Design sensor_if, start of the top module:
module sensor_if(input sens_active,reset,clk,output passed);
Size in the first run: roughly 260 flip-flops, about 16,000 µm² of cells after synthesis.
make LEC_CHECK=0 ABC_AREA=1 CAP_MARGIN=0 CELL_PAD_IN_SITES_DETAIL_PLACEMENT=0 CELL_PAD_IN_SITES_GLOBAL_PLACEMENT=3 CORE_ASPECT_RATIO=1.41 CORE_MARGIN=5 CORE_UTILIZATION=17 CTS_CLUSTER_DIAMETER=23 CTS_CLUSTER_SIZE=35 GPL_ROUTABILITY_DRIVEN=1 GPL_TIMING_DRIVEN=0 HOLD_SLACK_MARGIN=0.09 MAX_ROUTING_LAYER=met4 MIN_ROUTING_LAYER=met2 PLACE_DENSITY=0.5 SLEW_MARGIN=0 TNS_END_PERCENT=80 finish   # period 1.48 ns
run.sh (not shown) runs the stock make flow with config.mk's settings and CLKGATE_MAP_FILE=.
The baseline completed, yet does not pass: negative setup slack.
Rerun with:
Settings changed: CAP_MARGIN 0 to 20, CELL_PAD_IN_SITES_DETAIL_PLACEMENT 0 to unset, CELL_PAD_IN_SITES_GLOBAL_PLACEMENT 3 to unset, CORE_ASPECT_RATIO 1.41 to unset, CORE_MARGIN 5 to 2, CORE_UTILIZATION 17 to 72, CTS_CLUSTER_DIAMETER 23 to unset, CTS_CLUSTER_SIZE 35 to unset, GPL_ROUTABILITY_DRIVEN 1 to unset, GPL_TIMING_DRIVEN 0 to unset, HOLD_SLACK_MARGIN 0.09 to unset, MAX_ROUTING_LAYER met4 to unset, MIN_ROUTING_LAYER met2 to unset, PLACE_DENSITY 0.5 to unset, SLEW_MARGIN 0 to 20, TNS_END_PERCENT 80 to unset.
Clock period 1.48 ns to 1.45 ns, I/O delays scaled along.
What happened:
- This time the run completed with no timing, DRC or antenna violations
- design area came out lower by 28%
- routed wire length came out lower by 48%
- clock-buffer cell count came out lower by 166
- flip-flop count does not change
Rerun with:
Clock period 1.45 ns to 1.49 ns, I/O delays scaled along.
Effect: Total power went down by 2.3%; non-clock buffer count decreases by 1; clock skew grows by 5.9 ps; cell count is unchanged; combinational power goes down by about 2%; synthesized area does not change.
Rerun with:
Settings changed: ABC_AREA 1 to unset, CORE_UTILIZATION 72 to 18.
Clock period 1.49 ns to 6.12 ns, I/O delays scaled along.
Die area is higher by 130%. Final area is lower by about 40%. Setup slack improved by 3000 ps. Cell count is lower by 41%. Synthesized cell count is lower by 59%. First-iteration DRC count is lower by 49%. Area after synthesis is lower by about 40%. Power is lower by about 80%.
Rerun with:
Settings changed: ABC_AREA set to 1, CORE_UTILIZATION 18 to 72.
Clock period 6.12 ns to 1.43 ns, I/O delays scaled along.
Effect: The changed run went through all stages and came out clean; non-clock buffer count goes up by 95; routed wire length rises by well over a third; clock-buffer cell count is unchanged; final area grows by well over a third; cell count goes up by well over a third; hold slack gets worse by 3.8 ps; global-route usage increases by 26 points; register-to-register slack got worse by 3800 ps; first-iteration DRC count climbs by well over a third; clock skew climbs by 7.3 ps; worst setup slack loses 3000 ps.
Rerun with:
Settings changed: ABC_AREA 1 to unset, PLACE_DENSITY set to 0.95, SETUP_SLACK_MARGIN set to 0.22.
Result: This time the run finished but failed the layout checks on negative setup slack. Cell area drops by about 35%. Register-to-register slack gets worse by 780 ps. Wire length drops by 1.3%. Flip-flop count stays the same. Worst setup slack gets worse by 780 ps. Combinational power drops by 78%. Sequential power drops by 11%. Clock-buffer cell count drops by 3. Final cell count drops by 56%. Non-clock buffer count drops by 22.

========
== try-raven ==
Starting RTL as in the previous note.
Settings: LEC_CHECK=0, ABC_AREA=1, CAP_MARGIN=0, CELL_PAD_IN_SITES_DETAIL_PLACEMENT=0, CELL_PAD_IN_SITES_GLOBAL_PLACEMENT=3, CORE_ASPECT_RATIO=1.41, CORE_MARGIN=4, CORE_UTILIZATION=17, CTS_CLUSTER_DIAMETER=23, CTS_CLUSTER_SIZE=35, GPL_ROUTABILITY_DRIVEN=1, GPL_TIMING_DRIVEN=0, HOLD_SLACK_MARGIN=0.09, MAX_ROUTING_LAYER=met4, MIN_ROUTING_LAYER=met2, PLACE_DENSITY=0.5, SETUP_SLACK_MARGIN=0.24, SLEW_MARGIN=0, TNS_END_PERCENT=75; clock period 1.48 ns.
Final checks on try-raven, whose flow otherwise completed, came back failing, citing DRC, setup timing.
Inputs modified between try-raven and try-tundra:
# try-raven
export LEC_CHECK = 0
export ABC_AREA = 1
export CAP_MARGIN = 0
export CELL_PAD_IN_SITES_DETAIL_PLACEMENT = 0
export CELL_PAD_IN_SITES_GLOBAL_PLACEMENT = 3
export CORE_ASPECT_RATIO = 1.41
export CORE_MARGIN = 4
export CORE_UTILIZATION = 17
export CTS_CLUSTER_DIAMETER = 23
export CTS_CLUSTER_SIZE = 35
export GPL_ROUTABILITY_DRIVEN = 1
export GPL_TIMING_DRIVEN = 0
export HOLD_SLACK_MARGIN = 0.09
export MAX_ROUTING_LAYER = met4
export MIN_ROUTING_LAYER = met2
export PLACE_DENSITY = 0.5
export SETUP_SLACK_MARGIN = 0.24
export SLEW_MARGIN = 0
export TNS_END_PERCENT = 75
create_clock -name core_clock -period 1.48 [get_ports {clk}]
# try-tundra
export LEC_CHECK = 0
export ABC_AREA = 1
export CAP_MARGIN = 20
export CORE_MARGIN = 2
export CORE_UTILIZATION = 72
export SLEW_MARGIN = 20
create_clock -name core_clock -period 1.46 [get_ports {clk}]
==> comparison <==
- In the tables for try-tundra and try-raven, core area reads lower with try-tundra.
- Every run in try-tundra and try-raven closed cleanly, with the single exception of try-raven.
- The flow for try-raven finished, though final verification flagged DRC, setup timing.
- Relative to try-raven, share of the clock period used by the worst path has decreased by 5.7 points in try-tundra.
- Number of register bits inferred by synthesis came out exactly the same in try-tundra and try-raven.
- try-tundra against try-raven; half-perimeter wire length after detailed placement is down by more than a quarter.
- Relative to try-raven, the largest voltage drop on the vdd net measured on try-tundra has decreased slightly.
- The core of try-tundra is more densely filled than that of try-raven.
- Static power due to leakage on try-tundra is down relative to try-raven.
diff inputs: try-tundra => try-garnet
# try-tundra
export LEC_CHECK = 0
export ABC_AREA = 1
export CAP_MARGIN = 20
export CORE_MARGIN = 2
export CORE_UTILIZATION = 72
export SLEW_MARGIN = 20
create_clock -name core_clock -period 1.46 [get_ports {clk}]
# try-garnet
export LEC_CHECK = 0
export ABC_AREA = 1
export CAP_MARGIN = 20
export CORE_MARGIN = 2
export CORE_UTILIZATION = 70
export SLEW_MARGIN = 20
create_clock -name core_clock -period 1.46 [get_ports {clk}]
Results
Result: PASS for each of try-tundra and try-garnet. Of try-tundra and try-garnet, try-tundra shows the lower global routing met3 resource utilization, with try-garnet above it. Per the comparison of try-garnet with try-tundra, global placer's final weighted congestion went up by about 0.8%, power share of the clock group has increased. [try-garnet vs try-tundra] global-route usage: lower in try-garnet. [compare] base=try-tundra new=try-garnet: area of the placeable core rose 750 µm², length of routed wiring on met1 climbed about 2.8%, setup slack has increased, hold slack held. When try-garnet is measured against try-tundra, its count of non-filler cells in the finished layout turns out 0.37% higher. In try-garnet, full die area is higher than in try-tundra. Wire length delta (try-garnet − try-tundra): unfavourable.
For try-juniper, these inputs were changed with respect to try-garnet:
# try-garnet
export LEC_CHECK = 0
export ABC_AREA = 1
export CAP_MARGIN = 20
export CORE_MARGIN = 2
export CORE_UTILIZATION = 70
export SLEW_MARGIN = 20
create_clock -name core_clock -period 1.46 [get_ports {clk}]
# try-juniper
export LEC_CHECK = 0
export CAP_MARGIN = 20
export CORE_MARGIN = 2
export CORE_UTILIZATION = 40
export SLEW_MARGIN = 20
create_clock -name core_clock -period 2.57 [get_ports {clk}]
==> results <==
The run showing the greater setup slack is try-juniper. The higher wire length after detailed routing came out of try-garnet. Status: register area parity (try-juniper, try-garnet). When the final numbers for try-garnet and try-juniper were put side by side, the largest net degree at the start of global routing turned out to be smaller in try-garnet. Per the comparison of try-juniper with try-garnet, insertion delay to the later sink of the worst-skew pair has decreased; total global routing track utilization fell 18 points. Diff try-garnet -> try-juniper | iteration-0 DRC count of the detailed router | down by more than half. Going from try-garnet to try-juniper, final-stage net count shrank by more than half. Comparing try-garnet and try-juniper, the lower total of plain and repair buffers excluding clock buffers is on try-juniper.

========
Setup of lane 1:
The RTL this note starts from:
==> flow/design.v <==
module sensor_if(input sens_active,reset,clk,output passed);
reg [255-1:0] shift_reg;
reg compleated,uninterupted;
  always @(posedge clk) begin
  if(~reset && sens_active && ~uninterupted)begin
      shift_reg <= {shift_reg[255-2:0], sens_active};
      if(shift_reg[255-1])begin
        uninterupted = 1;
        shift_reg <= 0;
      end
    end  
    if(~reset && uninterupted && ~sens_active)begin
      shift_reg <= {shift_reg[255-2:0], ~sens_active};
    end if(uninterupted && shift_reg[255-1] && ~sens_active) begin
      compleated = 1;
    end
    if(reset) begin
      shift_reg <= 0;
      compleated = 0;
      uninterupted = 0;
    end
  end
  assign passed = compleated;
endmodule
make LEC_CHECK=0 ABC_AREA=0 CAP_MARGIN=20 CELL_PAD_IN_SITES_GLOBAL_PLACEMENT=3 CORE_ASPECT_RATIO=1.8 CORE_MARGIN=3 CORE_UTILIZATION=40 CTS_CLUSTER_DIAMETER=190 CTS_CLUSTER_SIZE=22 GPL_ROUTABILITY_DRIVEN=0 HOLD_SLACK_MARGIN=0.14 MAX_ROUTING_LAYER=met4 SLEW_MARGIN=20 TNS_END_PERCENT=5 finish   # period 3.37 ns
Relative to lane 1, the following input files were edited for lane 2:
- a deleted CORE_ASPECT_RATIO that had been 1.8
- a deleted TNS_END_PERCENT that had been 5
- a change of ABC_AREA from 0 to 1
- a deleted CTS_CLUSTER_SIZE that had been 22
- a change of CORE_MARGIN from 3 to 2
- a deleted HOLD_SLACK_MARGIN that had been 0.14
- a change of CTS_CLUSTER_DIAMETER from 190 to 89
- a deleted MAX_ROUTING_LAYER that had been met4
- a deleted GPL_ROUTABILITY_DRIVEN that had been 0
- a change of the clock period (ns, I/O delays scaled along) from 3.37 to 1.91
Findings:
- No final results exist for lane 2, since it was stopped by error GPL-0301 during 3_1_place_gp_skip_io.
- Looking at part of the Yosys area used for sequential elements, lane 2 sits 23 points lower than lane 1 does.
- The average footprint of a synthesized cell in lane 2 is 0.69 times that in lane 1.
- Summary of lane 2 over lane 1: summed standard-cell area reported by yosys went up, vertical extent of the die has decreased, area after synthesis picked up an extra 6500 sq um.
### lane 2 -> lane 3
- a deleted CTS_CLUSTER_DIAMETER that had been 89
- a change of CORE_UTILIZATION from 40 to 72
- a deleted CELL_PAD_IN_SITES_GLOBAL_PLACEMENT that had been 3
- a change of the clock period (ns, I/O delays scaled along) from 1.91 to 1.48
--- outcome ---
- Lane 3 completed end to end with timing, DRC and antenna clean.
- Post-synth area from yosys stat: lane 2 vs lane 3 identical
- Number of unique standard cell types used by synthesis: lane 2 vs lane 3, no meaningful difference
- Against lane 2, lane 3 comes in 32 points higher on floorplan utilization.
- Width of the chip, lane 3 and lane 2: larger value in lane 2
- Taking lane 2 as the reference, in lane 3 area of the mapped netlist neither gained nor lost much; core outline area lost about 44%.
- Compared with lane 2, lane 3 shows a lower number of standard-cell rows in the floorplan.
- Looking at total die area, lane 3 sits about 44% lower than lane 2 does.
The following lists how lane 4 was set up differently from lane 3:
- a change of CORE_UTILIZATION from 72 to 70
- a change of the clock period (ns, I/O delays scaled along) from 1.48 to 1.43
### Flow results
Against lane 3, lane 4 comes in 0.00067 W higher on power. Compared with lane 3, lane 4 instantiates a larger number of standard cells. Going from lane 3 to lane 4, final setup slack of the worst path shrinks by 0.035 ns. Lane 3 → lane 4: instance area at placement barely changed; non-clock buffering overhead in the final layout comparable; first-iteration DRC count decreased by 99 relative to the old numbers; clock power picked up an extra 3.9%; total via count after detailed routing barely changed.
Here is what was changed in the inputs of lane 5 compared with lane 4.
- PLACE_DENSITY newly set to 0.37
- SLEW_MARGIN changed from 20 to 40
- CTS_CLUSTER_DIAMETER newly set to 316
- HOLD_SLACK_MARGIN newly set to 0.07
- ABC_AREA changed from 1 to 0
- CORE_ASPECT_RATIO newly set to 1.41
- CAP_MARGIN changed from 20 to 0
- MAX_ROUTING_LAYER newly set to met4
- CORE_UTILIZATION changed from 70 to 72
- CTS_CLUSTER_SIZE newly set to 26
- GPL_TIMING_DRIVEN newly set to 1
[summary]
Delta (lane 5 minus lane 4): aggregate routed wire length dropped 22 mm; count of buffers not belonging to the clock network in the layout dropped 48%. Of lane 5 and lane 4, lane 5 shows the lower layout-stage area growth over the synthesis result, with lane 4 above it. Re routing usage on met3: lane 4 was higher than lane 5. Going from lane 4 to lane 5, the sequential share of power was found to have gone up by 21 points.

========
== v6 ==
// sensor_if: RTL as listed in full above, without the edits since
==> flow/config.mk <==
export PLATFORM = sky130hd
export DESIGN_NAME = sensor_if
export DESIGN_NICKNAME = sensor_if
export VERILOG_FILES = /design/flow/design.v
export SDC_FILE = /design/flow/constraint.sdc
export NUM_CORES = 4
export LEC_CHECK = 0
export CAP_MARGIN = 20
export CORE_MARGIN = 2
export CORE_UTILIZATION = 72
export PLACE_DENSITY = 0.4
export SETUP_SLACK_MARGIN = 0.19
export SLEW_MARGIN = 20
==> flow/constraint.sdc <==
create_clock -name core_clock -period 1.43 [get_ports {clk}]
set_input_delay 0.2860 -clock core_clock [delete_from_list [all_inputs] [get_ports {clk}]]
set_output_delay 0.2860 -clock core_clock [all_outputs]
set_load 0.01 [all_outputs]
[v6] flow finished | final checks: failed | reasons: negative setup slack
## Diff of input files: v7 against v6
# v6
export LEC_CHECK = 0
export CAP_MARGIN = 20
export CORE_MARGIN = 2
export CORE_UTILIZATION = 72
export PLACE_DENSITY = 0.4
export SETUP_SLACK_MARGIN = 0.19
export SLEW_MARGIN = 20
create_clock -name core_clock -period 1.43 [get_ports {clk}]
# v7
export LEC_CHECK = 0
export CAP_MARGIN = 20
export CORE_MARGIN = 2
export CORE_UTILIZATION = 36
export SLEW_MARGIN = 20
create_clock -name core_clock -period 2.57 [get_ports {clk}]
Notes after the runs:
- v7 went all the way through the flow, and no timing, DRC or antenna check failed.
- Comparing v6 with v7, the number of port buffers came out essentially unchanged.
- Going from v6 to v7, die size grew by more than half.
- Cmp v7 vs v6: total clock buffers created by CTS higher in v7

========
Starts from the design.v that is shown in full above.
make LEC_CHECK=0 ABC_AREA=0 CAP_MARGIN=0 CORE_ASPECT_RATIO=0.53 CORE_MARGIN=2 CORE_UTILIZATION=72 CTS_CLUSTER_DIAMETER=394 CTS_CLUSTER_SIZE=26 GPL_TIMING_DRIVEN=1 HOLD_SLACK_MARGIN=-0.1 MAX_ROUTING_LAYER=met4 PLACE_DENSITY=0.67 SETUP_SLACK_MARGIN=0.45 SLEW_MARGIN=40 finish   # period 1.59 ns
Edit:
- ABC_AREA: 0 -> default
- CAP_MARGIN: 0 -> 20
- CORE_ASPECT_RATIO: 0.53 -> default
- CORE_UTILIZATION: 72 -> 40
- CTS_CLUSTER_DIAMETER: 394 -> default
- CTS_CLUSTER_SIZE: 26 -> default
- GPL_TIMING_DRIVEN: 1 -> default
- HOLD_SLACK_MARGIN: -0.1 -> default
- MAX_ROUTING_LAYER: met4 -> default
- PLACE_DENSITY: 0.67 -> default
- SETUP_SLACK_MARGIN: 0.45 -> default
- SLEW_MARGIN: 40 -> 20
- clock period: 1.59 -> 5.0 ns (I/O delays scaled with it)
Outcome: Routed wire length came out lower by 15%; worst hold slack improved by 250 ps; total power falls by 61%.
Edit:
- CTS_CLUSTER_SIZE: default -> 78
- HOLD_SLACK_MARGIN: default -> -0.07
Via count falls by 0.37%.
Count of clock-buffer cells in the layout stays the same.
Non-clock buffer count does not change.
Routed wire length is about the same.
Fmax falls by 1.6%.
Critical path depth stays the same.
Total power rises by 0.36%.
Area after synthesis does not change.
Synthesized cell count stays the same.
Cell area stays flat.
Power is estimated from default activity; no workload was simulated.
